==> flow/design.v <==
`timescale 1us / 1ps
module ARTAU(
    input radar_echo,
    input scan_for_target,
    input [31:0] jet_speed,
    input [31:0] max_safe_distance,
    input RST,
    input CLK,
    output reg radar_pulse_trigger,
    output reg [31:0] distance_to_target,
    output reg threat_detected,
    output reg [1:0] ARTAU_state
);
reg [31:0] distance1;   
reg [31:0] distance2;   
reg [11:0] elapsed_time;   
reg have_prev;          
parameter c0 = 300000000;   
parameter radar_pulse_duration = 300;   
parameter max_listen_time = 2000;   
parameter assess_timeout = 3000;   
wire [40:0] echo_product = c0 * elapsed_time;
wire [40:0] echo_distance = echo_product / 2000;
wire [11:0] elapsed_ms = elapsed_time / 1000;
wire [44:0] predicted_distance = distance2 + jet_speed * elapsed_ms;
always @(posedge CLK or posedge RST) begin
    if (RST) begin
        ARTAU_state <= 2'b00;   
        radar_pulse_trigger <= 0;
        distance_to_target <= 0;
        threat_detected <= 0;
        distance1 <= 0;
        elapsed_time <= 0;
        have_prev <= 0;
    end else begin
        case (ARTAU_state)
            2'b00:   
                if (scan_for_target) begin
                    radar_pulse_trigger <= 1;
                    ARTAU_state <= 2'b01;   
                end
            2'b01:   
                if (elapsed_time < radar_pulse_duration) begin
                    radar_pulse_trigger <= 1;
                    elapsed_time <= elapsed_time + 100;   
                end else begin
                    radar_pulse_trigger <= 0;
                    elapsed_time <= 0;
                    ARTAU_state <= 2'b10;   
                end
            2'b10:   
                if (elapsed_time < max_listen_time) begin
                    if (radar_echo) begin
                        distance1 <= distance2;
                        distance2 <= echo_distance[31:0];
                        elapsed_time <= 0;
                        if (have_prev) begin
                            ARTAU_state <= 2'b11;   
                        end else begin
                            have_prev <= 1;
                            radar_pulse_trigger <= 1;
                            ARTAU_state <= 2'b01;   
                        end
                    end else begin
                        elapsed_time <= elapsed_time + 100;
                    end
                end else begin
                    ARTAU_state <= 2'b00;
                    radar_pulse_trigger <= 0;
                    distance_to_target <= 0;
                    threat_detected <= 0;
                    elapsed_time <= 0;
                    have_prev <= 0;
                end
            2'b11:   
                if (elapsed_time < assess_timeout) begin
                    distance_to_target <= distance2;
                    threat_detected <= (predicted_distance < distance1) && distance2 < max_safe_distance;
                    if (scan_for_target) begin
                        radar_pulse_trigger <= 1;
                        elapsed_time <= 0;
                        ARTAU_state <= 2'b01;   
                    end else begin
                        elapsed_time <= elapsed_time + 100;
                    end
                end else begin
                    ARTAU_state <= 2'b00;
                    radar_pulse_trigger <= 0;
                    distance_to_target <= 0;
                    threat_detected <= 0;
                    elapsed_time <= 0;
                    have_prev <= 0;
                end
        endcase
    end
end
endmodule
module ECSU(
    input CLK,
    input RST,
    input thunderstorm,
    input [5:0] wind,
    input [1:0] visibility,
    input signed [7:0] temperature,
    output reg severe_weather,
    output reg emergency_landing_alert,
    output reg [1:0] ECSU_state
);
    parameter ALL_CLEAR = 2'b00;
    parameter CAUTION = 2'b01;
    parameter HIGH_ALERT = 2'b10;
    parameter EMERGENCY = 2'b11;
    reg [1:0] current_state, next_state;
    always @(posedge CLK or posedge RST) begin
        if (RST) begin
            current_state <= ALL_CLEAR;
        end else begin
            current_state <= next_state;
        end
    end
    always @(*) begin
        severe_weather = (current_state == HIGH_ALERT) || (current_state == EMERGENCY);
        emergency_landing_alert = (current_state == EMERGENCY);
        ECSU_state = current_state;
    end
    always @(*) begin
        next_state = current_state;
        case (current_state)
            ALL_CLEAR: begin
                if (wind >= 11 && wind <= 15)  
                    next_state = CAUTION;
                else if (visibility == 2'b01)  
                    next_state = CAUTION;
                else if (thunderstorm || wind > 15 || temperature > 35 || temperature < -35 || visibility == 2'b11) begin
                    next_state = HIGH_ALERT;
                end
            end
            CAUTION: begin
                if (wind <= 10 && visibility == 2'b00)  
                    next_state = ALL_CLEAR;
                else if (thunderstorm || wind > 15 || temperature > 35 || temperature < -35 || visibility == 2'b11) begin
                    next_state = HIGH_ALERT;
                end
            end
            HIGH_ALERT: begin
                if (temperature < -40 || temperature > 40 || wind > 20) begin
                    next_state = EMERGENCY;
                end else if (!thunderstorm && wind <= 10 && temperature >= -35 && temperature <= 35 && visibility != 2'b11) begin
                    next_state = CAUTION;
                end
            end
            EMERGENCY: begin
            end
        endcase
    end
endmodule
`timescale 1us / 1ps
module ICMS(
    input CLK,
    input RST,
    input radar_echo,
    input scan_for_target,
    input [31:0] jet_speed,
    input [31:0] max_safe_distance,
    input [5:0] wind,
    input thunderstorm,
    input [1:0] visibility,
    input signed [7:0] temperature,
    output radar_pulse_trigger,
    output [31:0] distance_to_target,
    output safe_to_engage,
    output threat_detected,
    output emergency_landing_alert,
    output [1:0] ECSU_state,  
    output [1:0] ARTAU_state
);
   wire severe_weather;
   ARTAU artau_inst (
       .radar_echo(radar_echo),
       .scan_for_target(scan_for_target),
       .jet_speed(jet_speed),
       .max_safe_distance(max_safe_distance),
       .RST(RST),
       .CLK(CLK),
       .radar_pulse_trigger(radar_pulse_trigger),
       .distance_to_target(distance_to_target),
       .threat_detected(threat_detected),
       .ARTAU_state(ARTAU_state)
   );
   ECSU ecsu_inst (
       .CLK(CLK),
       .RST(RST),
       .thunderstorm(thunderstorm),
       .wind(wind),
       .visibility(visibility),
       .temperature(temperature),
       .severe_weather(severe_weather),
       .emergency_landing_alert(emergency_landing_alert),
       .ECSU_state(ECSU_state)
   );
   assign safe_to_engage = (threat_detected) && (!severe_weather);
endmodule
==> flow/run.sh <==
#!/bin/bash
# the make line also repeats each setting of config.mk as NAME=value (left out here)
make -C /OpenROAD-flow-scripts/flow DESIGN_CONFIG=/design/flow/config.mk WORK_HOME=/design/flow/orfs CLKGATE_MAP_FILE= finish
==> flow/config.mk <==
export PLATFORM = sky130hd
export DESIGN_NAME = ICMS
export DESIGN_NICKNAME = ICMS
export VERILOG_FILES = /design/flow/design.v
export SDC_FILE = /design/flow/constraint.sdc
export NUM_CORES = 4
export LEC_CHECK = 0
export ABC_AREA = 1
export CAP_MARGIN = 5
export CORE_MARGIN = 2
export CORE_UTILIZATION = 71
export CTS_CLUSTER_DIAMETER = 236
export CTS_CLUSTER_SIZE = 33
export HOLD_SLACK_MARGIN = -0.1
export SETUP_SLACK_MARGIN = 4.78
export SLEW_MARGIN = 20
==> flow/constraint.sdc <==
create_clock -name core_clock -period 16.1 [get_ports {CLK}]
set_input_delay 3.2200 -clock core_clock [delete_from_list [all_inputs] [get_ports {CLK}]]
set_output_delay 3.2200 -clock core_clock [all_outputs]
set_load 0.01 [all_outputs]
==> flow_summary.ini, run 1 <==
; physical design summary
[run_status]
outcome = aborted with a tool error
last-stage-reached = global routing
stop_error = [ERROR GRT-0116] Global routing finished with congestion. Check the congestion regions in the DRC Viewer.

[clocking]
htree_num_levels = 3
cts_num_sinks = 110
clock-root-buffer = sky130_fd_sc_hd__clkbuf_16
cts_buffers = 9
cts_buffer_depth = 2

[global_route]
grt_overflow_total = 649
global_route.usage.total = 0.888

[yosys]
synth.cells.most_frequent = 760 x sky130_fd_sc_hd__nand2_1, 584 x sky130_fd_sc_hd__inv_1, 313 x sky130_fd_sc_hd__ha_1
mappedNetlistArea_um2 = 23700
syn_inst = 3448
synthSimpleGateAreaFrac = 0.374
netlist_cell_types = 77
yosys.area_share.xor_xnor = 0.0515
netlist.area_leader.share = 0.165
synth.area.mux_share = 0
ys_top_cells_by_area = sky130_fd_sc_hd__ha_1 17%, sky130_fd_sc_hd__nand2_1 12%, sky130_fd_sc_hd__inv_1 9.2%, sky130_fd_sc_hd__dfrtp_1 8.3%, sky130_fd_sc_hd__fa_1 6.5%
synth_warnings = 2
adder_share = 0.230
async_flop_share = 0.718
compound_area_frac = 0.106
synth.most_common_cell = sky130_fd_sc_hd__nand2_1
post_synth.cell_area_avg_um2 = 6.88
yosysChipArea_um2 = 23700
ys_top_logic_family = simple AND/OR/NAND/NOR gates
synth.yosys.num_cells = 3448
yosysSeqAreaShare = 0.123
postSynthRegisterBits = 110
enable_flop_cells = 31
most_used_dff_post_synth = sky130_fd_sc_hd__dfrtp_1
yosysTopAreaCell = sky130_fd_sc_hd__ha_1

[place]
half_perimeter_wire_length_of_the_detailed_placement_result_um = 63000
place.gp.congestion = 0.973
port-buffer-count = 123
dpl_cell_area_um2 = 29500
preCtsSetupSlack_ns = -5.37

[floorplanning]
core_area_um2 = 32700
fp_util = 0.725
die_x_um = 187
placementRows = 66
boundaryPins = 125
floorplan.die.height_um = 187
floorplan.die_area_um2 = 34900
layer usage:
metal / track usage / GRT overflow
met3: 0.801 / 16
met5: 0.418 / 1
met4: 0.981 / 251
met1: 0.830 / 9
met2: 1.03 / 372
stage by stage:
stage | hold slack, ns | setup TNS [ns] | cells
2_1_floorplan | 0.453 | -12.13 | 3454
4_1_cts | 0.508 | -21.85 | 4576
3_3_place_gp | 0.467 | -17.12 | 4443
3_5_place_dp | 0.473 | -27.16 | 4443
what timing repair did:
item                       in CTS
hold buffers                    0
hold endpoints to repair        0
cloned                          6
resized                       276
pin swaps                     151
setup endpoints to repair      20
setup buffers                 111
==> inputs of run 2 (changes only) <==
Settings changed: CTS_CLUSTER_DIAMETER 236 to 227, CTS_CLUSTER_SIZE 33 to 46, GPL_ROUTABILITY_DRIVEN from default to 1, GPL_TIMING_DRIVEN from default to 1, MAX_ROUTING_LAYER from default to met4, SETUP_SLACK_MARGIN 4.78 to default, SLEW_MARGIN 20 to 30, TNS_END_PERCENT from default to 35.
Clock period 16.1 ns to 20.0 ns, I/O delays scaled along.
==> run 2 against run 1 <==
The run again fails in global routing. Synthesized cell count did not move. Die area did not move. Synthesized area did not move.
==> flow_summary.ini, run 2 <==
; physical design summary
[run_status]
outcome = aborted with a tool error
last-stage-reached = global routing
stop_error = [ERROR GRT-0228] Horizontal edge usage exceeds the maximum allowed. (16, 17) usage=65535 limit=3000

[floorplanning]
placementRows = 66
boundaryPins = 125
core_area_um2 = 32700
fp_util = 0.725
floorplan.die.height_um = 187
floorplan.die_area_um2 = 34900
die_x_um = 187

[yosys]
synthSimpleGateAreaFrac = 0.374
synth_warnings = 2
ys_top_cells_by_area = sky130_fd_sc_hd__ha_1 17%, sky130_fd_sc_hd__nand2_1 12%, sky130_fd_sc_hd__inv_1 9.2%, sky130_fd_sc_hd__dfrtp_1 8.3%, sky130_fd_sc_hd__fa_1 6.5%
netlist.area_leader.share = 0.165
yosys.area_share.xor_xnor = 0.0515
most_used_dff_post_synth = sky130_fd_sc_hd__dfrtp_1
enable_flop_cells = 31
async_flop_share = 0.718
yosysChipArea_um2 = 23700
post_synth.cell_area_avg_um2 = 6.88
yosysTopAreaCell = sky130_fd_sc_hd__ha_1
synth.cells.most_frequent = 760 x sky130_fd_sc_hd__nand2_1, 584 x sky130_fd_sc_hd__inv_1, 313 x sky130_fd_sc_hd__ha_1
compound_area_frac = 0.106
synth.yosys.num_cells = 3448
mappedNetlistArea_um2 = 23700
synth.most_common_cell = sky130_fd_sc_hd__nand2_1
synth.area.mux_share = 0
ys_top_logic_family = simple AND/OR/NAND/NOR gates
netlist_cell_types = 77
postSynthRegisterBits = 110
syn_inst = 3448
yosysSeqAreaShare = 0.123
adder_share = 0.230

[clocking]
htree_num_levels = 3
cts_buffers = 9
cts_num_sinks = 110
cts_buffer_depth = 2
clock-root-buffer = sky130_fd_sc_hd__clkbuf_16

[place]
port-buffer-count = 123
place.gp.congestion = 0.996
half_perimeter_wire_length_of_the_detailed_placement_result_um = 58200
preCtsSetupSlack_ns = -1.76
-- run 2: per-stage QoR --
step | TNS (ns) | hold slack [ns] | cell area, um^2 | instances
after floorplan | 0 | 0.453 | 23800 | 3454
after global placement | -0.510 | 0.467 | 28600 | 4415
after detailed placement | -3.94 | 0.476 | 28600 | 4415
after CTS | -2.58 | 0.494 | 29400 | 4445
-- run 2: repair_timing --
action                                  CTS
resized                                  74
pin swaps                                41
endpoints found under the setup margin    4
hold buffers                              0
cloned                                    0
setup buffers                            14
==> inputs of run 3 (changes only) <==
Settings changed: CAP_MARGIN 5 to 40, CORE_UTILIZATION 71 to 72, CTS_CLUSTER_DIAMETER 227 to default, CTS_CLUSTER_SIZE 46 to 95, GPL_ROUTABILITY_DRIVEN 1 to default, GPL_TIMING_DRIVEN 1 to default, HOLD_SLACK_MARGIN -0.1 to default, MAX_ROUTING_LAYER met4 to default, PLACE_DENSITY from default to 0.44, SLEW_MARGIN 30 to 20, TNS_END_PERCENT 35 to 20.
Clock period 20.0 ns to 16.8 ns, I/O delays scaled along.
==> run 3 against run 2 <==
Synthesized cell count stayed put. Die area down 1.4%. Synthesized area did not move. The flow again stops in global routing.
==> flow_summary.ini, run 3 <==
; physical design summary
[run_status]
outcome = aborted with a tool error
last-stage-reached = global routing
stop_error = [ERROR GRT-0232] Routing congestion too high. Check the congestion heatmap in the GUI.

[floorplanning]
floorplan.die.height_um = 185
die_x_um = 185
core_area_um2 = 32500
floorplan.die_area_um2 = 34400
boundaryPins = 125
fp_util = 0.731
placementRows = 66

[yosys]
postSynthRegisterBits = 110
ys_top_logic_family = simple AND/OR/NAND/NOR gates
netlist.area_leader.share = 0.165
most_used_dff_post_synth = sky130_fd_sc_hd__dfrtp_1
yosysChipArea_um2 = 23700
syn_inst = 3448
yosysTopAreaCell = sky130_fd_sc_hd__ha_1
enable_flop_cells = 31
adder_share = 0.230
post_synth.cell_area_avg_um2 = 6.88
synthSimpleGateAreaFrac = 0.374
synth.area.mux_share = 0
yosys.area_share.xor_xnor = 0.0515
synth.most_common_cell = sky130_fd_sc_hd__nand2_1
synth.yosys.num_cells = 3448
mappedNetlistArea_um2 = 23700
async_flop_share = 0.718
synth_warnings = 2
ys_top_cells_by_area = sky130_fd_sc_hd__ha_1 17%, sky130_fd_sc_hd__nand2_1 12%, sky130_fd_sc_hd__inv_1 9.2%, sky130_fd_sc_hd__dfrtp_1 8.3%, sky130_fd_sc_hd__fa_1 6.5%
yosysSeqAreaShare = 0.123
compound_area_frac = 0.106
synth.cells.most_frequent = 760 x sky130_fd_sc_hd__nand2_1, 584 x sky130_fd_sc_hd__inv_1, 313 x sky130_fd_sc_hd__ha_1
netlist_cell_types = 77

[place]
half_perimeter_wire_length_of_the_detailed_placement_result_um = 61700
port-buffer-count = 123
place.gp.congestion = 0.988

[global_route]
global_route.usage.total = 1.05
grt_overflow_total = 4475

[clocking]
cts_hold_repair.buffers = 0
htree_num_levels = 3
cts_buffers = 9
cts_buffer_depth = 2
cts_num_sinks = 110
clock-root-buffer = sky130_fd_sc_hd__clkbuf_16
run 3: what timing repair did:
action / in CTS
pin swaps: 20
resized: 33
buffers inserted: 6
endpoints found under the setup margin: 9
run 3: per-stage QoR:
step	util	worst slack (ns)	instance area, um^2	cells
4_1_cts	0.915	-4.60	29700	4503
3_5_place_dp	0.901	-5.05	29200	4481
3_3_place_gp	0.899	-3.37	29200	4478
2_1_floorplan	-	-2.84	23900	3454
run 3: per-layer routing:
layer / track usage / overflow
met3: 0.677 / 25
met1: 0.886 / 33
met2: 1.56 / 3771
met4: 1.18 / 640
met5: 0.304 / 6
==> inputs of run 4 (changes only) <==
Settings changed: CAP_MARGIN 40 to 20, CORE_UTILIZATION 72 to 71, CTS_CLUSTER_SIZE 95 to 73, HOLD_SLACK_MARGIN from default to -0.07, PLACE_DENSITY 0.44 to default, PLACE_DENSITY_LB_ADDON from default to 0.22, TNS_END_PERCENT 20 to 5.
Clock period 16.8 ns to 19.1 ns, I/O delays scaled along.
==> run 4 against run 3 <==
The layout now fails its checks (negative setup slack). Die area is 1.4% higher. Synthesized cell count stayed put. Synthesized area stayed put.
==> flow_summary.ini, run 4 <==
; physical design summary
[run_status]
outcome = finished with violations
failed_checks = negative setup slack

[job]
max_cap_violations = 0
warnings = 56

[yosys]
yosysTopAreaCell = sky130_fd_sc_hd__ha_1
synth.yosys.num_cells = 3448
yosys.area_share.xor_xnor = 0.0515
enable_flop_cells = 31
netlist_cell_types = 77
ys_top_logic_family = simple AND/OR/NAND/NOR gates
syn_inst = 3448
async_flop_share = 0.718
synth_warnings = 2
synth.area.mux_share = 0
post_synth.cell_area_avg_um2 = 6.88
synth.most_common_cell = sky130_fd_sc_hd__nand2_1
postSynthRegisterBits = 110
compound_area_frac = 0.106
netlist.area_leader.share = 0.165
mappedNetlistArea_um2 = 23700
synth.cells.most_frequent = 760 x sky130_fd_sc_hd__nand2_1, 584 x sky130_fd_sc_hd__inv_1, 313 x sky130_fd_sc_hd__ha_1
ys_top_cells_by_area = sky130_fd_sc_hd__ha_1 17%, sky130_fd_sc_hd__nand2_1 12%, sky130_fd_sc_hd__inv_1 9.2%, sky130_fd_sc_hd__dfrtp_1 8.3%, sky130_fd_sc_hd__fa_1 6.5%
most_used_dff_post_synth = sky130_fd_sc_hd__dfrtp_1
yosysChipArea_um2 = 23700
synthSimpleGateAreaFrac = 0.374
yosysSeqAreaShare = 0.123
adder_share = 0.230

[global_route]
grt_first_pass_wirelength_um = 132000
global_route.usage.total = 0.457
first_global_vias = 27800
antenna_found_initial = 3
largest_net_degree_at_the_start_of_global_routing = 75
grt_overflow_total = 0

[floorplanning]
die_x_um = 187
core_area_um2 = 32700
floorplan.die_area_um2 = 34900
placementRows = 66
boundaryPins = 125
floorplan.die.height_um = 187
fp_util = 0.725

[timing]
postLayoutSetupSlackWorst_ns = -3.09
finClkSkew_ns = 0.0117
maxClockFrequency_mhz = 45.1
finalCritPeriodShare = 1.16
timing.max_slew.rel_slack = 0.213
timing.final.setup_violations = 6
timing_worst_slew_pin_value_ns = 1.18
fin_tns_setup_ns = -10.70
slew_viol_final = 0
layout_min_cycle_time_ns = 22.19
timing.hold.ws_ns = 0.516
grt_setup_unrepaired = yes
final-hold-violation-count = 0

[drt]
ant_nets = 0
detail_route.wl_per_cell_um = 19.1
detailroute.via_count = 27800
detailedRoute.firstPassIterationCount = 19
drc_errors = 0
drt-total-wl_um = 85900
post_dr_vias_cell = 6.20
detail_route.iter0.violations = 3670

[worst_hold_path]
whs_endpoint = artau_inst.distance1[4]
hold_path_startpoint = artau_inst.distance1[4]
hold_path_class = flip-flop to flip-flop
whs_path_depth = 2

[setup_path]
slowest_stage = sky130_fd_sc_hd__fa_1
required_ns = 19.22
worstSetupStartpointType = flip-flop
crit_path_top_cell_by_count = sky130_fd_sc_hd__nand2_2
timing.critical_path.depth = 176
cp_max_fo = 8
crit_path_max_incr_delay_ns = 0.58
setup.reg_to_reg.worst_slack_ns = -3.09
rr_endpoint = artau_inst.distance2[0]
worst_setup_path_startpoint = artau_inst.elapsed_time[10]
cp_data_arrival_time_ns = 22.31
criticalPathCategory = flip-flop to flip-flop
worst_r2r_path_depth = 176
critical_path.endpoint_type = flip-flop
regToRegStartpoint = artau_inst.elapsed_time[10]
crit_buf_inv = 20
critical_path.top_delay_family = simple AND/OR/NAND/NOR gates
setup.worst_path.end = artau_inst.distance2[0]

[place]
port-buffer-count = 123
placed_cells_incl_taps = 4448
place.gp.congestion = 0.994
dpl_cell_area_um2 = 29000
half_perimeter_wire_length_of_the_detailed_placement_result_um = 59600

[clocking]
clock-root-buffer = sky130_fd_sc_hd__clkbuf_16
cts_num_sinks = 110
worst_setup_hold_path_clk_slew_ns = 0.09
htree_num_levels = 3
cts_buffer_depth = 2
clk_latency_ns = 0.38
cts_buffers = 9
cts_tree = built

[finish]
finalInstanceArea_um2 = 29700
fill_cells = 1445
post_layout_net_count = 4511
final_cells = 4485
areaGrowthSynthToFinish_pct = 25.4
finish.utilization = 0.909
run 4: metrics by stage:
step / worst slack, ns
CTS: -1.97
detailed placement: -2.34
global placement: -1.06
global route: -4.65
floorplan: -0.537
finish: -3.09
run 4: area by class of cell:
class / instances / area [um^2] / share of cell area
antenna: 2 / 5.00 / 0.000168
clock buffer: 9 / 225 / 0.00757
clock inverter: 7 / 66.3 / 0.00223
inverter: 664 / 2540 / 0.0853
multi-input combinational: 2643 / 18500 / 0.623
sequential: 110 / 2910 / 0.0980
tap: 442 / 553 / 0.0186
timing repair buffer: 608 / 4920 / 0.165
run 4: repair_timing:
action	4_1_cts	5_1_grt
endpoints found under the hold margin	0	0
endpoints found under the setup margin	5	7
gates cloned	1	0
setup buffers	6	12
pin swaps	26	31
resized	50	32
hold buffers	0	0
run 4: routing by layer:
metal / routed length [um] / vias up / GRT usage
met5: 18 / - / 0
met2: 39100 / 2217 / 0.770
met3: 9600 / 854 / 0.128
li1: - / 12200 / -
met4: 7770 / 2 / 0.309
met1: 29400 / 12500 / 0.503
==> inputs of run 5 (changes only) <==
Settings changed: CORE_ASPECT_RATIO from default to 0.5, CORE_UTILIZATION 71 to 72, CTS_CLUSTER_DIAMETER from default to 396, CTS_CLUSTER_SIZE 73 to 97, HOLD_SLACK_MARGIN -0.07 to default, PLACE_DENSITY from default to 0.38, PLACE_DENSITY_LB_ADDON 0.22 to default, SETUP_SLACK_MARGIN from default to 3.39.
Clock period 19.1 ns to 11.2 ns, I/O delays scaled along.
==> run 5 against run 4 <==
The flow now stops in global routing. Synthesized cell count stayed put. Die area is 1.1% lower. Synthesized area unchanged.
==> flow_summary.ini, run 5 <==
; physical design summary
[yosys]
synthSimpleGateAreaFrac = 0.374
synth.cells.most_frequent = 760 x sky130_fd_sc_hd__nand2_1, 584 x sky130_fd_sc_hd__inv_1, 313 x sky130_fd_sc_hd__ha_1
postSynthRegisterBits = 110
ys_top_cells_by_area = sky130_fd_sc_hd__ha_1 17%, sky130_fd_sc_hd__nand2_1 12%, sky130_fd_sc_hd__inv_1 9.2%, sky130_fd_sc_hd__dfrtp_1 8.3%, sky130_fd_sc_hd__fa_1 6.5%
yosysSeqAreaShare = 0.123
synth.yosys.num_cells = 3448
syn_inst = 3448
async_flop_share = 0.718
compound_area_frac = 0.106
ys_top_logic_family = simple AND/OR/NAND/NOR gates
netlist.area_leader.share = 0.165
synth.most_common_cell = sky130_fd_sc_hd__nand2_1
mappedNetlistArea_um2 = 23700
adder_share = 0.230
most_used_dff_post_synth = sky130_fd_sc_hd__dfrtp_1
synth_warnings = 2
yosysChipArea_um2 = 23700
netlist_cell_types = 77
yosys.area_share.xor_xnor = 0.0515
synth.area.mux_share = 0
yosysTopAreaCell = sky130_fd_sc_hd__ha_1
enable_flop_cells = 31
post_synth.cell_area_avg_um2 = 6.88

[clocking]
clock-root-buffer = sky130_fd_sc_hd__clkbuf_16
cts_buffers = 9
cts_buffer_depth = 2
cts_num_sinks = 110
htree_num_levels = 3
cts_hold_repair.buffers = 0

[floorplanning]
floorplan.die_area_um2 = 34500
core_area_um2 = 32100
fp_util = 0.740
placementRows = 46
boundaryPins = 125
floorplan.die.height_um = 132
die_x_um = 261

[run_status]
stop_error = [ERROR GRT-0116] Global routing finished with congestion. Check the congestion regions in the DRC Viewer.
outcome = aborted with a tool error
last-stage-reached = global routing

[place]
port-buffer-count = 123
place.gp.congestion = 1.00
half_perimeter_wire_length_of_the_detailed_placement_result_um = 63100
preCtsSetupSlack_ns = -10.33

[global_route]
global_route.usage.total = 0.882
grt_overflow_total = 563
run 5: per-stage QoR:
stage / std cells / util / instance area (um^2) / hold slack (ns)
after CTS: 4545 / 0.963 / 30900 / 0.503
after detailed placement: 4493 / 0.917 / 29400 / 0.475
after global placement: 4493 / 0.917 / 29400 / 0.466
after floorplan: 3454 / - / 23900 / 0.453
run 5: per-layer routing:
| metal | GRT usage | overflow |
|---|---|---|
| met5 | 0.518 | 2 |
| met1 | 0.844 | 17 |
| met2 | 1.01 | 351 |
| met4 | 0.934 | 186 |
| met3 | 0.795 | 7 |
run 5: what timing repair did:
| action | CTS |
|---|---|
| setup endpoints to repair | 26 |
| buffers inserted | 35 |
| pin swaps | 106 |
| gates resized | 210 |
| cloned | 1 |
==> inputs of run 6 (changes only) <==
Settings changed: ABC_AREA 1 to default, CAP_MARGIN 20 to 0, CORE_ASPECT_RATIO 0.5 to default, CORE_UTILIZATION 72 to 71, CTS_CLUSTER_DIAMETER 396 to 28, CTS_CLUSTER_SIZE 97 to 73, PLACE_DENSITY 0.38 to default, SETUP_SLACK_MARGIN 3.39 to 5.0, TNS_END_PERCENT 5 to default.
Clock period 11.2 ns to 30.4 ns, I/O delays scaled along.
==> run 6 against run 5 <==
The flow again stops in global routing. Synthesized area up 4.2%. Die area is 5.3% higher. Synthesized cell count shrank 10%.
==> flow_summary.ini, run 6 <==
; physical design summary
[run_status]
outcome = aborted with a tool error
last-stage-reached = global routing
stop_error = [ERROR GRT-0232] Routing congestion too high. Check the congestion heatmap in the GUI.

[clocking]
clock-root-buffer = sky130_fd_sc_hd__clkbuf_16
cts_hold_repair.buffers = 0
cts_num_sinks = 110
cts_buffers = 9
cts_buffer_depth = 2
htree_num_levels = 3

[floorplanning]
fp_util = 0.719
placementRows = 68
die_x_um = 191
core_area_um2 = 34400
floorplan.die.height_um = 191
floorplan.die_area_um2 = 36300
boundaryPins = 125

[yosys]
netlist.area_leader.share = 0.158
enable_flop_cells = 31
async_flop_share = 0.718
most_used_dff_post_synth = sky130_fd_sc_hd__dfrtp_1
synth_warnings = 2
ys_top_cells_by_area = sky130_fd_sc_hd__ha_1 16%, sky130_fd_sc_hd__dfrtp_1 8.0%, sky130_fd_sc_hd__fa_1 6.2%, sky130_fd_sc_hd__nand2_1 4.6%, sky130_fd_sc_hd__a21oi_1 4.6%
synth.most_common_cell = sky130_fd_sc_hd__ha_1
synth.area.mux_share = 0.0408
compound_area_frac = 0.298
yosysSeqAreaShare = 0.118
yosysChipArea_um2 = 24700
synth.cells.most_frequent = 313 x sky130_fd_sc_hd__ha_1, 303 x sky130_fd_sc_hd__nand2_1, 272 x sky130_fd_sc_hd__inv_1
netlist_cell_types = 149
yosysTopAreaCell = sky130_fd_sc_hd__ha_1
syn_inst = 3088
postSynthRegisterBits = 110
synth.yosys.num_cells = 3088
mappedNetlistArea_um2 = 24700
post_synth.cell_area_avg_um2 = 8.00
adder_share = 0.222
synthSimpleGateAreaFrac = 0.197
ys_top_logic_family = AND-OR/OR-AND gates
yosys.area_share.xor_xnor = 0.0612

[global_route]
grt_overflow_total = 1119
global_route.usage.total = 0.947

[place]
dpl_cell_area_um2 = 26900
place.gp.congestion = 1.05
port-buffer-count = 123
half_perimeter_wire_length_of_the_detailed_placement_result_um = 62000
-- run 6: metal layers --
metal | track usage | overflow
met5 | 0.571 | 10
met4 | 1.05 | 344
met3 | 0.831 | 46
met2 | 1.08 | 671
met1 | 0.902 | 48
-- run 6: stage by stage --
step | std cells | worst slack (ns) | setup TNS, ns | hold WS [ns] | utilization
after floorplan | 3094 | 4.95 | 0 | 0.450 | -
after global placement | 3586 | 0.852 | 0 | 0.462 | 0.783
after detailed placement | 3586 | -0.463 | -0.904 | 0.487 | 0.783
after CTS | 3837 | 4.63 | 0 | 0.507 | 0.887
-- run 6: what timing repair did --
action                                  CTS
endpoints found under the setup margin    7
setup buffers                           233
gates resized                           289
cloned                                    2
pin swaps                               139
==> inputs of run 7 (changes only) <==
Settings changed: CAP_MARGIN 0 to 20, CELL_PAD_IN_SITES_GLOBAL_PLACEMENT from default to 3, CORE_ASPECT_RATIO from default to 1.54, CORE_UTILIZATION 71 to 40, CTS_CLUSTER_DIAMETER 28 to 171, CTS_CLUSTER_SIZE 73 to default, GPL_ROUTABILITY_DRIVEN from default to 1, GPL_TIMING_DRIVEN from default to 0, HOLD_SLACK_MARGIN from default to -0.05, SETUP_SLACK_MARGIN 5.0 to 4.19, SLEW_MARGIN 20 to 5.
Clock period 30.4 ns to 30.0 ns, I/O delays scaled along.
==> run 7 against run 6 <==
The run now finishes clean. Die area is 76% higher. Synthesized area stayed put. Synthesized cell count stayed put.
==> flow_summary.ini, run 7 <==
; physical design summary
[floorplanning]
floorplan.die_area_um2 = 63800
floorplan.die.height_um = 312
die_x_um = 204
placementRows = 113
core_area_um2 = 61400
boundaryPins = 125
fp_util = 0.403

[yosys]
yosysSeqAreaShare = 0.118
postSynthRegisterBits = 110
adder_share = 0.222
synth.most_common_cell = sky130_fd_sc_hd__ha_1
enable_flop_cells = 31
yosysTopAreaCell = sky130_fd_sc_hd__ha_1
yosys.area_share.xor_xnor = 0.0612
async_flop_share = 0.718
synth.cells.most_frequent = 313 x sky130_fd_sc_hd__ha_1, 303 x sky130_fd_sc_hd__nand2_1, 272 x sky130_fd_sc_hd__inv_1
synth.area.mux_share = 0.0408
most_used_dff_post_synth = sky130_fd_sc_hd__dfrtp_1
netlist.area_leader.share = 0.158
syn_inst = 3088
netlist_cell_types = 149
synth.yosys.num_cells = 3088
ys_top_logic_family = AND-OR/OR-AND gates
yosysChipArea_um2 = 24700
synth_warnings = 2
synthSimpleGateAreaFrac = 0.197
post_synth.cell_area_avg_um2 = 8.00
mappedNetlistArea_um2 = 24700
ys_top_cells_by_area = sky130_fd_sc_hd__ha_1 16%, sky130_fd_sc_hd__dfrtp_1 8.0%, sky130_fd_sc_hd__fa_1 6.2%, sky130_fd_sc_hd__nand2_1 4.6%, sky130_fd_sc_hd__a21oi_1 4.6%
compound_area_frac = 0.298

[timing]
timing.max_slew.rel_slack = 0.228
finClkSkew_ns = 0.0172
finalCritPeriodShare = 0.879
maxClockFrequency_mhz = 37.9
slew_viol_final = 0
timing.final.setup_violations = 0
final-hold-violation-count = 0
timing_worst_slew_pin_value_ns = 1.15
grt_setup_unrepaired = yes
fin_tns_setup_ns = 0
layout_min_cycle_time_ns = 26.38

[setup_path]
setup.reg_to_reg.worst_slack_ns = 3.62
worstSetupStartpointType = flip-flop
worst_setup_path_startpoint = artau_inst.elapsed_time[4]
rr_endpoint = artau_inst.distance2[0]
required_ns = 30.13
timing.critical_path.depth = 106
regToRegStartpoint = artau_inst.elapsed_time[4]
critical_path.endpoint_type = flip-flop
setup.worst_path.end = artau_inst.distance2[0]
critical_path.top_delay_family = AND-OR/OR-AND gates
cp_data_arrival_time_ns = 26.52
slowest_stage = sky130_fd_sc_hd__fa_1
worst_r2r_path_depth = 106
crit_path_max_incr_delay_ns = 0.59
criticalPathCategory = flip-flop to flip-flop
cp_max_fo = 9
crit_buf_inv = 17
crit_path_top_cell_by_count = sky130_fd_sc_hd__buf_6

[clocking]
cts_buffer_depth = 2
clock-root-buffer = sky130_fd_sc_hd__clkbuf_16
cts_num_sinks = 110
cts_tree = built
htree_num_levels = 3
cts_hold_repair.buffers = 0
worst_setup_hold_path_clk_slew_ns = 0.08
clk_latency_ns = 0.39
cts_buffers = 9

[drt]
antennaDiodeCount = 0
drc_errors = 0
drt-total-wl_um = 83800
detail_route.iter0.violations = 1152
ant_nets = 0
detail_route.wl_per_cell_um = 19.2
post_dr_vias_cell = 5.85
detailroute.via_count = 25500
detailedRoute.firstPassIterationCount = 5

[worst_hold_path]
whs_endpoint = artau_inst.distance1[1]
hold_path_startpoint = artau_inst.distance1[1]
whs_path_depth = 2
hold_path_class = flip-flop to flip-flop

[finish]
final_cells = 4363
post_layout_net_count = 4028
finalInstanceArea_um2 = 33200
finish.utilization = 0.541
areaGrowthSynthToFinish_pct = 34.4
fill_cells = 5890

[job]
max_cap_violations = 0
warnings = 57

[global_route]
grt_overflow_total = 0
global_route.usage.total = 0.258
grt_first_pass_wirelength_um = 135000
largest_net_degree_at_the_start_of_global_routing = 46
antenna_found_initial = 3
first_global_vias = 25800

[place]
port-buffer-count = 123
half_perimeter_wire_length_of_the_detailed_placement_result_um = 65500
place.gp.congestion = 0.890
placed_cells_incl_taps = 4026
dpl_cell_area_um2 = 27400

[run_status]
outcome = finished clean
[run 7: cell type report]
class	count	area, um^2	area share
multi-input cells	2598	23300	0.702
repair buffers	448	3890	0.117
flip-flops and latches	110	2920	0.0880
inverters	280	1090	0.0329
well taps	805	1010	0.0303
plain buffers	106	696	0.0209
clock buffers	10	229	0.00689
clock inverters	6	56.3	0.00170
[run 7: metal layers]
layer / track usage / up-vias / wire length (um)
li1: - / 12500 / -
met1: 0.299 / 12400 / 34100
met2: 0.493 / 508 / 44900
met3: 0.0154 / 134 / 2130
met4: 0.0906 / 0 / 2690
met5: 0 / - / 0
[run 7: repair_timing]
| action | in CTS | in global routing |
|---|---|---|
| gates resized | 411 | 174 |
| pin swaps | 187 | 112 |
| buffers inserted | 253 | 64 |
| cloned | 2 | 0 |
| setup endpoints to repair | 7 | 4 |
[run 7: through the flow]
stage                     hold WS [ns]  setup WS, ns
after floorplan                  0.450          4.20
after global placement           0.466         -1.33
after detailed placement         0.481         -1.67
after CTS                        0.502          3.77
after global routing             0.515          2.70
final                            0.501          3.62
==> inputs of run 8 (changes only) <==
Settings changed: CELL_PAD_IN_SITES_GLOBAL_PLACEMENT 3 to 2, CORE_ASPECT_RATIO 1.54 to default, CTS_CLUSTER_DIAMETER 171 to default, CTS_CLUSTER_SIZE from default to 12, GPL_ROUTABILITY_DRIVEN 1 to default, GPL_TIMING_DRIVEN 0 to default, HOLD_SLACK_MARGIN -0.05 to default, SETUP_SLACK_MARGIN 4.19 to default, SLEW_MARGIN 5 to 20, TNS_END_PERCENT from default to 85.
==> run 8 against run 7 <==
Sequential share of layout area is 1.5 points higher. Register-to-register slack worse by 2.3 ns. Die area hardly changed. Still clean. Wire length down 6.1%. Synthesized cell count unchanged. Global-route usage fell by 1.7 points. Largest cell class unchanged. Final area is 15% lower.
==> flow_summary.ini, run 8 <==
; physical design summary
[run_status]
outcome = finished clean

[yosys]
synth.yosys.num_cells = 3088
async_flop_share = 0.718
syn_inst = 3088
yosysTopAreaCell = sky130_fd_sc_hd__ha_1
compound_area_frac = 0.298
yosysSeqAreaShare = 0.118
synthSimpleGateAreaFrac = 0.197
mappedNetlistArea_um2 = 24700
ys_top_logic_family = AND-OR/OR-AND gates
synth.most_common_cell = sky130_fd_sc_hd__ha_1
yosys.area_share.xor_xnor = 0.0612
enable_flop_cells = 31
netlist_cell_types = 149
ys_top_cells_by_area = sky130_fd_sc_hd__ha_1 16%, sky130_fd_sc_hd__dfrtp_1 8.0%, sky130_fd_sc_hd__fa_1 6.2%, sky130_fd_sc_hd__nand2_1 4.6%, sky130_fd_sc_hd__a21oi_1 4.6%
yosysChipArea_um2 = 24700
synth.cells.most_frequent = 313 x sky130_fd_sc_hd__ha_1, 303 x sky130_fd_sc_hd__nand2_1, 272 x sky130_fd_sc_hd__inv_1
netlist.area_leader.share = 0.158
adder_share = 0.222
postSynthRegisterBits = 110
most_used_dff_post_synth = sky130_fd_sc_hd__dfrtp_1
post_synth.cell_area_avg_um2 = 8.00
synth_warnings = 2
synth.area.mux_share = 0.0408

[worst_hold_path]
whs_path_depth = 2
hold_path_startpoint = artau_inst.distance1[1]
whs_endpoint = artau_inst.distance1[1]
hold_path_class = flip-flop to flip-flop

[floorplanning]
placementRows = 91
core_area_um2 = 61400
boundaryPins = 125
die_x_um = 253
floorplan.die_area_um2 = 63800
floorplan.die.height_um = 253
fp_util = 0.403

[clocking]
htree_num_levels = 3
cts_tree = built
clock-root-buffer = sky130_fd_sc_hd__clkbuf_16
clk_latency_ns = 0.39
cts_num_sinks = 110
worst_setup_hold_path_clk_slew_ns = 0.09
cts_buffer_depth = 2
cts_hold_repair.buffers = 0
cts_buffers = 9

[setup_path]
setup.worst_path.end = artau_inst.distance2[0]
worstSetupStartpointType = flip-flop
rr_endpoint = artau_inst.distance2[0]
crit_path_max_incr_delay_ns = 0.63
regToRegStartpoint = artau_inst.elapsed_time[4]
critical_path.endpoint_type = flip-flop
required_ns = 30.13
cp_data_arrival_time_ns = 28.77
setup.reg_to_reg.worst_slack_ns = 1.36
worst_r2r_path_depth = 102
crit_path_top_cell_by_count = sky130_fd_sc_hd__buf_4
cp_max_fo = 15
criticalPathCategory = flip-flop to flip-flop
worst_setup_path_startpoint = artau_inst.elapsed_time[4]
slowest_stage = sky130_fd_sc_hd__or4_4
critical_path.top_delay_family = AND-OR/OR-AND gates
crit_buf_inv = 14
timing.critical_path.depth = 102

[timing]
timing.hold.ws_ns = 0.501
timing.final.setup_violations = 0
finClkSkew_ns = 0.0209
finalCritPeriodShare = 0.955
maxClockFrequency_mhz = 34.9
final-hold-violation-count = 0
timing_worst_slew_pin_value_ns = 1.08
layout_min_cycle_time_ns = 28.64
slew_viol_final = 0
fin_tns_setup_ns = 0
timing.max_slew.rel_slack = 0.258

[global_route]
globalRoute.busiestLayer = met2
grt_overflow_total = 0
grtUsageMet2 = 0.401
antenna_found_initial = 1
globalRouteMet1Util = 0.342
global_route.usage.total = 0.241
first_global_vias = 23200
largest_net_degree_at_the_start_of_global_routing = 45
grt_first_pass_wirelength_um = 125000
grtUsageMet3 = 0.0154

[drt]
post_dr_vias_cell = 5.99
detail_route.wl_per_cell_um = 19.5
detailroute.via_count = 24200
detailedRoute.firstPassIterationCount = 8
ant_nets = 0
detail_route.iter0.violations = 1736
drt-total-wl_um = 78700
drc_errors = 0

[finish]
areaGrowthSynthToFinish_pct = 14.4
finish.utilization = 0.461
post_layout_net_count = 3712

[place]
port-buffer-count = 123
half_perimeter_wire_length_of_the_detailed_placement_result_um = 63900
place.gp.congestion = 0.888

[job]
warnings = 55
max_cap_violations = 0
==> run 8: layout make-up <==
cell class / instances / area [um^2]
tap: 790 / 988
clock buffer: 10 / 229
timing repair buffer: 237 / 2090
sequential: 110 / 2910
clock inverter: 6 / 55.1
multi-input combinational: 2599 / 20900
inverter: 280 / 1060
fill: 6054 / 33100
antenna: 3 / 7.51
==> run 8: stage by stage <==
stage	setup slack (ns)	std cells	area [um^2]
4_1_cts	0.0265	4010	27500
6_report	1.36	4035	28300
3_5_place_dp	0.0754	3994	27200
5_1_grt	-0.0360	4033	28300
2_1_floorplan	3.11	3094	24700
3_3_place_gp	0.557	3994	27200
==> run 8: timing repair <==
action / 4_1_cts / 5_1_grt
gates resized: 2 / 116
endpoints found under the hold margin: 0 / 0
buffers inserted: 0 / 21
cloned: 0 / 1
pin swaps: 0 / 20
endpoints found under the setup margin: 2 / 4
==> run 8: layer usage <==
metal | vias to the layer above | wire length [um]
li1 | 11800 | -
met1 | 11700 | 38500
met2 | 549 | 36300
met3 | 85 | 2570
met5 | - | 0
met4 | 0 | 1300
==> inputs of run 9 (changes only) <==
Settings changed: CELL_PAD_IN_SITES_GLOBAL_PLACEMENT 2 to default, CORE_UTILIZATION 40 to 58, CTS_CLUSTER_DIAMETER from default to 380, CTS_CLUSTER_SIZE 12 to default, SETUP_SLACK_MARGIN from default to -1.76, TNS_END_PERCENT 85 to default.
Clock period 30.0 ns to 19.2 ns, I/O delays scaled along.
==> run 9 against run 8 <==
Now fails the layout checks on negative setup slack. Critical path depth up 12. Core utilization rose by 42 points. Global-route usage up 17 points. Flip-flop count unchanged. Wire length grew 33%. Clock skew fell by 0.0070 ns. Via count rose by 31%. Critical path type unchanged. Critical endpoint unchanged. Worst setup slack worse by 8.8 ns. Maximum frequency rose by 7.5%. Synthesized cell count did not move. Die area down 31%.
==> flow_summary.ini, run 9 <==
; physical design summary
[run_status]
outcome = finished with violations
failed_checks = negative setup slack

[clocking]
clock-root-buffer = sky130_fd_sc_hd__clkbuf_16
cts_buffers = 9
cts_tree = built
clk_latency_ns = 0.41
cts_buffer_depth = 2
htree_num_levels = 3
worst_setup_hold_path_clk_slew_ns = 0.09
cts_hold_repair.buffers = 0
cts_num_sinks = 110

[timing]
maxClockFrequency_mhz = 37.5
postLayoutSetupSlackWorst_ns = -7.44
fin_tns_setup_ns = -42.19
slew_viol_final = 0
grt_setup_unrepaired = yes
layout_min_cycle_time_ns = 26.64
finalCritPeriodShare = 1.39
final-hold-violation-count = 0
timing.hold.ws_ns = 0.495
timing.max_slew.rel_slack = 0.156
timing.final.setup_violations = 10
finClkSkew_ns = 0.0139
timing_worst_slew_pin_value_ns = 1.26

[yosys]
postSynthRegisterBits = 110
ys_top_cells_by_area = sky130_fd_sc_hd__ha_1 16%, sky130_fd_sc_hd__dfrtp_1 8.0%, sky130_fd_sc_hd__fa_1 6.2%, sky130_fd_sc_hd__nand2_1 4.6%, sky130_fd_sc_hd__a21oi_1 4.6%
post_synth.cell_area_avg_um2 = 8.00
adder_share = 0.222
yosysChipArea_um2 = 24700
enable_flop_cells = 31
async_flop_share = 0.718
ys_top_logic_family = AND-OR/OR-AND gates
compound_area_frac = 0.298
yosysTopAreaCell = sky130_fd_sc_hd__ha_1
synth.most_common_cell = sky130_fd_sc_hd__ha_1
netlist.area_leader.share = 0.158
synth_warnings = 2
mappedNetlistArea_um2 = 24700
synth.cells.most_frequent = 313 x sky130_fd_sc_hd__ha_1, 303 x sky130_fd_sc_hd__nand2_1, 272 x sky130_fd_sc_hd__inv_1
yosys.area_share.xor_xnor = 0.0612
synth.yosys.num_cells = 3088
most_used_dff_post_synth = sky130_fd_sc_hd__dfrtp_1
netlist_cell_types = 149
yosysSeqAreaShare = 0.118
syn_inst = 3088
synth.area.mux_share = 0.0408
synthSimpleGateAreaFrac = 0.197

[floorplanning]
placementRows = 75
boundaryPins = 125
fp_util = 0.588
die_x_um = 210
floorplan.die.height_um = 210
core_area_um2 = 42000
floorplan.die_area_um2 = 44300

[worst_hold_path]
hold_path_startpoint = artau_inst.distance1[1]
hold_path_class = flip-flop to flip-flop
whs_endpoint = artau_inst.distance1[1]
whs_path_depth = 2

[global_route]
grt_first_pass_wirelength_um = 149000
global_route.usage.total = 0.408
first_global_vias = 30600
largest_net_degree_at_the_start_of_global_routing = 47
grt_overflow_total = 0
antenna_found_initial = 5

[job]
max_cap_violations = 0
warnings = 58

[setup_path]
worstSetupStartpointType = flip-flop
criticalPathCategory = flip-flop to flip-flop
worst_r2r_path_depth = 114
regToRegStartpoint = artau_inst.elapsed_time[10]
setup.reg_to_reg.worst_slack_ns = -7.44
rr_endpoint = artau_inst.distance2[0]
crit_path_top_cell_by_count = sky130_fd_sc_hd__buf_4
timing.critical_path.depth = 114
critical_path.endpoint_type = flip-flop
slowest_stage = sky130_fd_sc_hd__or4_4
critical_path.top_delay_family = AND-OR/OR-AND gates
cp_data_arrival_time_ns = 26.78
cp_max_fo = 10
crit_buf_inv = 26
crit_path_max_incr_delay_ns = 0.58
setup.worst_path.end = artau_inst.distance2[0]
worst_setup_path_startpoint = artau_inst.elapsed_time[10]
required_ns = 19.34

[finish]
layout.area.comb_um2 = 22800
finish.utilization = 0.881
fill_cells = 1992
areaGrowthSynthToFinish_pct = 50.0
flop_area_um2 = 2920
post_layout_net_count = 4637

[drt]
drc_errors = 0
ant_nets = 0
detailroute.via_count = 31600
detail_route.wl_per_cell_um = 22.2
detailedRoute.firstPassIterationCount = 9
drt-total-wl_um = 105000
post_dr_vias_cell = 6.70
detail_route.iter0.violations = 3641

[place]
port-buffer-count = 123
place.gp.congestion = 0.965
half_perimeter_wire_length_of_the_detailed_placement_result_um = 71200
run 9: area by class of cell:
class / instances / share of cell area
Antenna cell: 3 / 0.000203
Multi-Input combinational cell: 2599 / 0.617
Clock inverter: 5 / 0.00172
Tap cell: 539 / 0.0182
Timing Repair Buffer: 1162 / 0.249
Inverter: 280 / 0.0287
Clock buffer: 11 / 0.00655
Sequential cell: 110 / 0.0787
run 9: timing repair:
item,in CTS,in global routing
cloned,1,0
pin swaps,99,121
resized,200,175
hold endpoints to repair,0,0
endpoints found under the setup margin,7,8
setup buffers,94,80
run 9: metal layers:
metal	GRT usage	routed length (um)
met1	0.488	38400
met2	0.705	48700
met3	0.0709	10000
met4	0.207	7280
met5	0	169
run 9: per-stage QoR:
stage / area (um^2) / cells / setup WS, ns
2_1_floorplan: 25500 / 3094 / -6.25
5_1_grt: 37100 / 4707 / -9.63
3_3_place_gp: 33400 / 4522 / -6.21
3_5_place_dp: 33400 / 4522 / -7.12
4_1_cts: 35500 / 4631 / -5.80
6_report: 37100 / 4709 / -7.44
==> inputs of run 10 (changes only) <==
Settings changed: CTS_CLUSTER_DIAMETER 380 to default, SETUP_SLACK_MARGIN -1.76 to default.
Clock period 19.2 ns to 16.0 ns, I/O delays scaled along.
==> run 10 against run 9 <==
The layout still fails its checks (negative setup slack). Global-route usage decreased by 1.3 points. Wire length decreased by 4.9%. Critical path depth decreased by 4. Via count decreased by 3.1%. Clock skew increased by 0.0016 ns. First-iteration DRC count decreased by 11%. Core utilization decreased by 2.1 points. Hold slack improved by 0.0019 ns. Final cell count decreased by 1.5%.
==> flow_summary.ini, run 10 <==
; physical design summary
[run_status]
outcome = finished with violations
failed_checks = negative setup slack

[timing]
slew_viol_final = 0
finalCritPeriodShare = 1.68
postLayoutSetupSlackWorst_ns = -10.96
grt_setup_unrepaired = yes
timing.max_slew.rel_slack = 0.229
finClkSkew_ns = 0.0155
layout_min_cycle_time_ns = 26.96
timing_worst_slew_pin_value_ns = 1.15
timing.final.setup_violations = 14
maxClockFrequency_mhz = 37.1
final-hold-violation-count = 0

[setup_path]
critical_path.endpoint_type = flip-flop
critical_path.top_delay_family = AND-OR/OR-AND gates
rr_endpoint = artau_inst.distance2[0]
worst_setup_path_startpoint = artau_inst.elapsed_time[10]
cp_data_arrival_time_ns = 27.11
setup.worst_path.end = artau_inst.distance2[0]
setup.reg_to_reg.worst_slack_ns = -10.96
regToRegStartpoint = artau_inst.elapsed_time[10]
crit_buf_inv = 24
cp_max_fo = 7
criticalPathCategory = flip-flop to flip-flop
required_ns = 16.15
worst_r2r_path_depth = 110
worstSetupStartpointType = flip-flop
timing.critical_path.depth = 110
crit_path_top_cell_by_count = sky130_fd_sc_hd__buf_4
slowest_stage = sky130_fd_sc_hd__o21ai_0
crit_path_max_incr_delay_ns = 0.83

[clocking]
cts_tree = built
worst_setup_hold_path_clk_slew_ns = 0.08
htree_num_levels = 3
cts_hold_repair.buffers = 0
cts_buffers = 9
clock-root-buffer = sky130_fd_sc_hd__clkbuf_16
clk_latency_ns = 0.42
cts_num_sinks = 110
cts_buffer_depth = 2

[yosys]
synth_warnings = 2
postSynthRegisterBits = 110
yosysTopAreaCell = sky130_fd_sc_hd__ha_1
async_flop_share = 0.718
netlist_cell_types = 149
syn_inst = 3088
mappedNetlistArea_um2 = 24700
enable_flop_cells = 31
most_used_dff_post_synth = sky130_fd_sc_hd__dfrtp_1
synth.yosys.num_cells = 3088
netlist.area_leader.share = 0.158
synth.area.mux_share = 0.0408
ys_top_cells_by_area = sky130_fd_sc_hd__ha_1 16%, sky130_fd_sc_hd__dfrtp_1 8.0%, sky130_fd_sc_hd__fa_1 6.2%, sky130_fd_sc_hd__nand2_1 4.6%, sky130_fd_sc_hd__a21oi_1 4.6%
compound_area_frac = 0.298
synth.most_common_cell = sky130_fd_sc_hd__ha_1
synth.cells.most_frequent = 313 x sky130_fd_sc_hd__ha_1, 303 x sky130_fd_sc_hd__nand2_1, 272 x sky130_fd_sc_hd__inv_1
yosys.area_share.xor_xnor = 0.0612
yosysSeqAreaShare = 0.118
adder_share = 0.222
synthSimpleGateAreaFrac = 0.197
post_synth.cell_area_avg_um2 = 8.00
yosysChipArea_um2 = 24700
ys_top_logic_family = AND-OR/OR-AND gates

[worst_hold_path]
whs_endpoint = artau_inst.distance1[1]
hold_path_startpoint = artau_inst.distance1[1]
whs_path_depth = 2
hold_path_class = flip-flop to flip-flop

[job]
warnings = 58
max_cap_violations = 0

[drt]
detailroute.via_count = 30600
detail_route.iter0.violations = 3236
detail_route.wl_per_cell_um = 21.4
detailedRoute.firstPassIterationCount = 6
post_dr_vias_cell = 6.59
drc_errors = 0
drt-total-wl_um = 99500
ant_nets = 0

[floorplanning]
fp_util = 0.588
core_area_um2 = 42000
boundaryPins = 125
floorplan.die.height_um = 210
placementRows = 75
die_x_um = 210
floorplan.die_area_um2 = 44300

[finish]
post_layout_net_count = 4569
layout.area.comb_um2 = 22600
flop_area_um2 = 2920
fill_cells = 2226
areaGrowthSynthToFinish_pct = 46.5

[place]
port-buffer-count = 123
preCtsSetupSlack_ns = -10.27
place.gp.congestion = 0.976
half_perimeter_wire_length_of_the_detailed_placement_result_um = 71100

[global_route]
first_global_vias = 29800
global_route.usage.total = 0.395
grt_first_pass_wirelength_um = 144000
grt_overflow_total = 0
largest_net_degree_at_the_start_of_global_routing = 57
antenna_found_initial = 1
## run 10: timing repair
action                                 in CTS  in global routing
buffers inserted                           45                 69
endpoints found under the hold margin       0                  0
setup endpoints to repair                  14                 15
cloned                                      1                  0
pin swaps                                  57                 91
resized                                   127                203
## run 10: per-layer routing
| metal | vias up | routed length, um | track usage |
|---|---|---|---|
| li1 | 13500 | - | - |
| met1 | 14600 | 36900 | 0.463 |
| met2 | 1880 | 47000 | 0.704 |
| met5 | - | 0 | 0 |
| met3 | 619 | 9120 | 0.0635 |
| met4 | 0 | 6480 | 0.188 |
## run 10: metrics by stage
stage,hold slack (ns),setup TNS (ns),cells,instance area (um^2),utilization
6_report,0.496,-82.03,4639,36200,0.861
5_1_grt,0.528,-94.54,4638,36200,0.861
4_1_cts,0.498,-65.46,4574,34700,0.826
3_5_place_dp,0.480,-77.62,4514,33400,0.795
3_3_place_gp,0.461,-69.29,4514,33400,0.795
2_1_floorplan,0.450,-64.48,3094,25600,-
## run 10: area by class of cell
| cell class | count | share of cell area |
|---|---|---|
| flip-flops and latches | 110 | 0.0806 |
| multi-input cells | 2598 | 0.623 |
| well taps | 539 | 0.0186 |
| clock buffers | 10 | 0.00633 |
| clock inverters | 6 | 0.00214 |
| diodes | 1 | 0.0000691 |
| inverters | 280 | 0.0297 |
| repair buffers | 1095 | 0.239 |
==> inputs of run 11 (changes only) <==
Settings changed: ABC_AREA from default to 1, CORE_UTILIZATION 58 to 72.
Clock period 16.0 ns to 32.0 ns, I/O delays scaled along.
==> run 11 against run 10 <==
The run now finishes clean. Synthesized cell count rose by 12%. Maximum frequency is 12% higher. Count of clock-buffer cells in the layout unchanged. Flip-flop count unchanged.
==> flow_summary.ini, run 11 <==
; physical design summary
[run_status]
outcome = finished clean

[yosys]
synthSimpleGateAreaFrac = 0.374
compound_area_frac = 0.106
synth.area.mux_share = 0
ys_top_cells_by_area = sky130_fd_sc_hd__ha_1 17%, sky130_fd_sc_hd__nand2_1 12%, sky130_fd_sc_hd__inv_1 9.2%, sky130_fd_sc_hd__dfrtp_1 8.3%, sky130_fd_sc_hd__fa_1 6.5%
async_flop_share = 0.718
postSynthRegisterBits = 110
post_synth.cell_area_avg_um2 = 6.88
netlist_cell_types = 77
yosysChipArea_um2 = 23700
netlist.area_leader.share = 0.165
yosys.area_share.xor_xnor = 0.0515
enable_flop_cells = 31
synth.yosys.num_cells = 3448
ys_top_logic_family = simple AND/OR/NAND/NOR gates
syn_inst = 3448
most_used_dff_post_synth = sky130_fd_sc_hd__dfrtp_1
yosysSeqAreaShare = 0.123
mappedNetlistArea_um2 = 23700
synth.most_common_cell = sky130_fd_sc_hd__nand2_1
synth.cells.most_frequent = 760 x sky130_fd_sc_hd__nand2_1, 584 x sky130_fd_sc_hd__inv_1, 313 x sky130_fd_sc_hd__ha_1
synth_warnings = 2
yosysTopAreaCell = sky130_fd_sc_hd__ha_1
adder_share = 0.230

[clocking]
postCtsSetupBuffers = 0
clock-root-buffer = sky130_fd_sc_hd__clkbuf_16
worst_setup_hold_path_clk_slew_ns = 0.09
post_cts_resize_count = 0
cts_buffer_depth = 2
cts_num_sinks = 110
clk_latency_ns = 0.37
cts_hold_repair.buffers = 0
htree_num_levels = 3
cts_tree = built
cts_buffers = 9

[job]
warnings = 55
max_cap_violations = 0

[setup_path]
rr_endpoint = artau_inst.distance2[0]
criticalPathCategory = flip-flop to flip-flop
regToRegStartpoint = artau_inst.elapsed_time[11]
timing.critical_path.depth = 168
setup.worst_path.end = artau_inst.distance2[0]
worstSetupStartpointType = flip-flop
setup.reg_to_reg.worst_slack_ns = 7.94
crit_buf_inv = 16
crit_path_top_cell_by_count = sky130_fd_sc_hd__nand2_1
slowest_stage = sky130_fd_sc_hd__dfrtp_1
cp_data_arrival_time_ns = 24.18
critical_path.endpoint_type = flip-flop
required_ns = 32.12
worst_r2r_path_depth = 168
critical_path.top_delay_family = simple AND/OR/NAND/NOR gates
worst_setup_path_startpoint = artau_inst.elapsed_time[11]
cp_max_fo = 16
crit_path_max_incr_delay_ns = 0.63

[drt]
drc_errors = 0
drt-total-wl_um = 61100
post_dr_vias_cell = 5.67
detailroute.via_count = 22700
detail_route.wl_per_cell_um = 15.3
antennaDiodeCount = 0
ant_nets = 0
detail_route.iter0.violations = 1613
detailedRoute.firstPassIterationCount = 10

[finish]
layout.area.comb_um2 = 18100
post_layout_net_count = 4032
areaGrowthSynthToFinish_pct = 8.13
fill_cells = 2374
flop_area_um2 = 2910

[global_route]
grt_overflow_total = 0
global_route.usage.total = 0.356
grt_first_pass_wirelength_um = 101000
antenna_found_initial = 0
first_global_vias = 22000
largest_net_degree_at_the_start_of_global_routing = 64

[timing]
final-hold-violation-count = 0
finalCritPeriodShare = 0.752
timing_worst_slew_pin_value_ns = 1.11
timing.final.setup_violations = 0
slew_viol_final = 0
grt_setup_unrepaired = no
finClkSkew_ns = 0.0157
maxClockFrequency_mhz = 41.6
layout_min_cycle_time_ns = 24.06
timing.max_slew.rel_slack = 0.259
fin_tns_setup_ns = 0
postLayoutSetupSlackWorst_ns = 7.94

[place]
port-buffer-count = 123
preCtsSetupSlack_ns = 8.36
place.gp.congestion = 1.01
half_perimeter_wire_length_of_the_detailed_placement_result_um = 51200

[worst_hold_path]
hold_path_startpoint = artau_inst.distance1[2]
hold_path_class = flip-flop to flip-flop
whs_endpoint = artau_inst.distance1[2]
whs_path_depth = 2

[floorplanning]
floorplan.die_area_um2 = 34400
core_area_um2 = 32500
floorplan.die.height_um = 185
placementRows = 66
fp_util = 0.731
boundaryPins = 125
die_x_um = 185
run 11: final cells by class:
cell class,instances,share of cell area
clock buffers,10,0.00893
clock inverters,6,0.00200
inverters,664,0.0988
multi-input cells,2642,0.705
flip-flops and latches,110,0.113
well taps,442,0.0216
repair buffers,130,0.0501
run 11: routing by layer:
layer	vias to the layer above	wire length, um	global-route usage
met5	-	0	0
met4	0	2400	0.148
met3	171	3990	0.0321
met2	895	29000	0.620
met1	10400	25700	0.453
li1	11200	-	-
run 11: stage by stage:
step / hold slack [ns] / util / cells / instance area [um^2]
final: 0.494 / 0.790 / 4004 / 25600
after global routing: 0.511 / 0.790 / 4004 / 25600
after CTS: 0.496 / 0.790 / 4004 / 25600
after detailed placement: 0.476 / 0.781 / 3988 / 25400
after global placement: 0.467 / 0.781 / 3988 / 25400
after floorplan: 0.453 / - / 3454 / 23700
==> inputs of run 12 (changes only) <==
Settings changed: CAP_MARGIN 20 to 5, CTS_CLUSTER_DIAMETER from default to 227, CTS_CLUSTER_SIZE from default to 46, GPL_ROUTABILITY_DRIVEN from default to 1, GPL_TIMING_DRIVEN from default to 1, HOLD_SLACK_MARGIN from default to -0.1, MAX_ROUTING_LAYER from default to met4, SLEW_MARGIN 20 to 30.
Clock period 32.0 ns to 19.4 ns, I/O delays scaled along.
==> run 12 against run 11 <==
The flow now stops in global routing. Synthesized cell count stayed put. Synthesized area stayed put. Die area did not move.
==> flow_summary.ini, run 12 <==
; physical design summary
[yosys]
synth.most_common_cell = sky130_fd_sc_hd__nand2_1
synth.area.mux_share = 0
ys_top_cells_by_area = sky130_fd_sc_hd__ha_1 17%, sky130_fd_sc_hd__nand2_1 12%, sky130_fd_sc_hd__inv_1 9.2%, sky130_fd_sc_hd__dfrtp_1 8.3%, sky130_fd_sc_hd__fa_1 6.5%
most_used_dff_post_synth = sky130_fd_sc_hd__dfrtp_1
synthSimpleGateAreaFrac = 0.374
netlist.area_leader.share = 0.165
synth_warnings = 2
ys_top_logic_family = simple AND/OR/NAND/NOR gates
enable_flop_cells = 31
yosysTopAreaCell = sky130_fd_sc_hd__ha_1
syn_inst = 3448
postSynthRegisterBits = 110
mappedNetlistArea_um2 = 23700
synth.yosys.num_cells = 3448
adder_share = 0.230
yosysSeqAreaShare = 0.123
compound_area_frac = 0.106
yosys.area_share.xor_xnor = 0.0515
async_flop_share = 0.718
netlist_cell_types = 77
post_synth.cell_area_avg_um2 = 6.88
yosysChipArea_um2 = 23700
synth.cells.most_frequent = 760 x sky130_fd_sc_hd__nand2_1, 584 x sky130_fd_sc_hd__inv_1, 313 x sky130_fd_sc_hd__ha_1

[floorplanning]
placementRows = 66
floorplan.die.height_um = 185
fp_util = 0.731
floorplan.die_area_um2 = 34400
die_x_um = 185
core_area_um2 = 32500
boundaryPins = 125

[clocking]
cts_num_sinks = 110
htree_num_levels = 3
clock-root-buffer = sky130_fd_sc_hd__clkbuf_16
cts_hold_repair.buffers = 0
cts_buffers = 9
cts_buffer_depth = 2

[global_route]
grt_overflow_total = 21
global_route.usage.total = 0.800

[place]
half_perimeter_wire_length_of_the_detailed_placement_result_um = 61000
port-buffer-count = 123
place.gp.congestion = 1.02

[run_status]
stop_error = [ERROR GRT-0116] Global routing finished with congestion. Check the congestion regions in the DRC Viewer.
last-stage-reached = global routing
outcome = aborted with a tool error
run 12: layer usage:
metal,GRT usage,overflow
met5,-,-
met4,0.808,12
met3,0.670,1
met2,0.936,8
met1,0.765,0
run 12: timing repair:
action,in CTS
endpoints found under the setup margin,4
resized,201
pin swaps,106
cloned,3
setup buffers,70
run 12: stage by stage:
step           cells  setup WS (ns)  setup TNS, ns  area, um^2  utilization
2_1_floorplan   3454         -0.237         -0.237       23900            -
3_3_place_gp    4443         -0.737          -1.37       28900        0.892
3_5_place_dp    4443          -2.20          -6.08       28900        0.892
4_1_cts         4531          -1.46          -3.30       30800        0.948
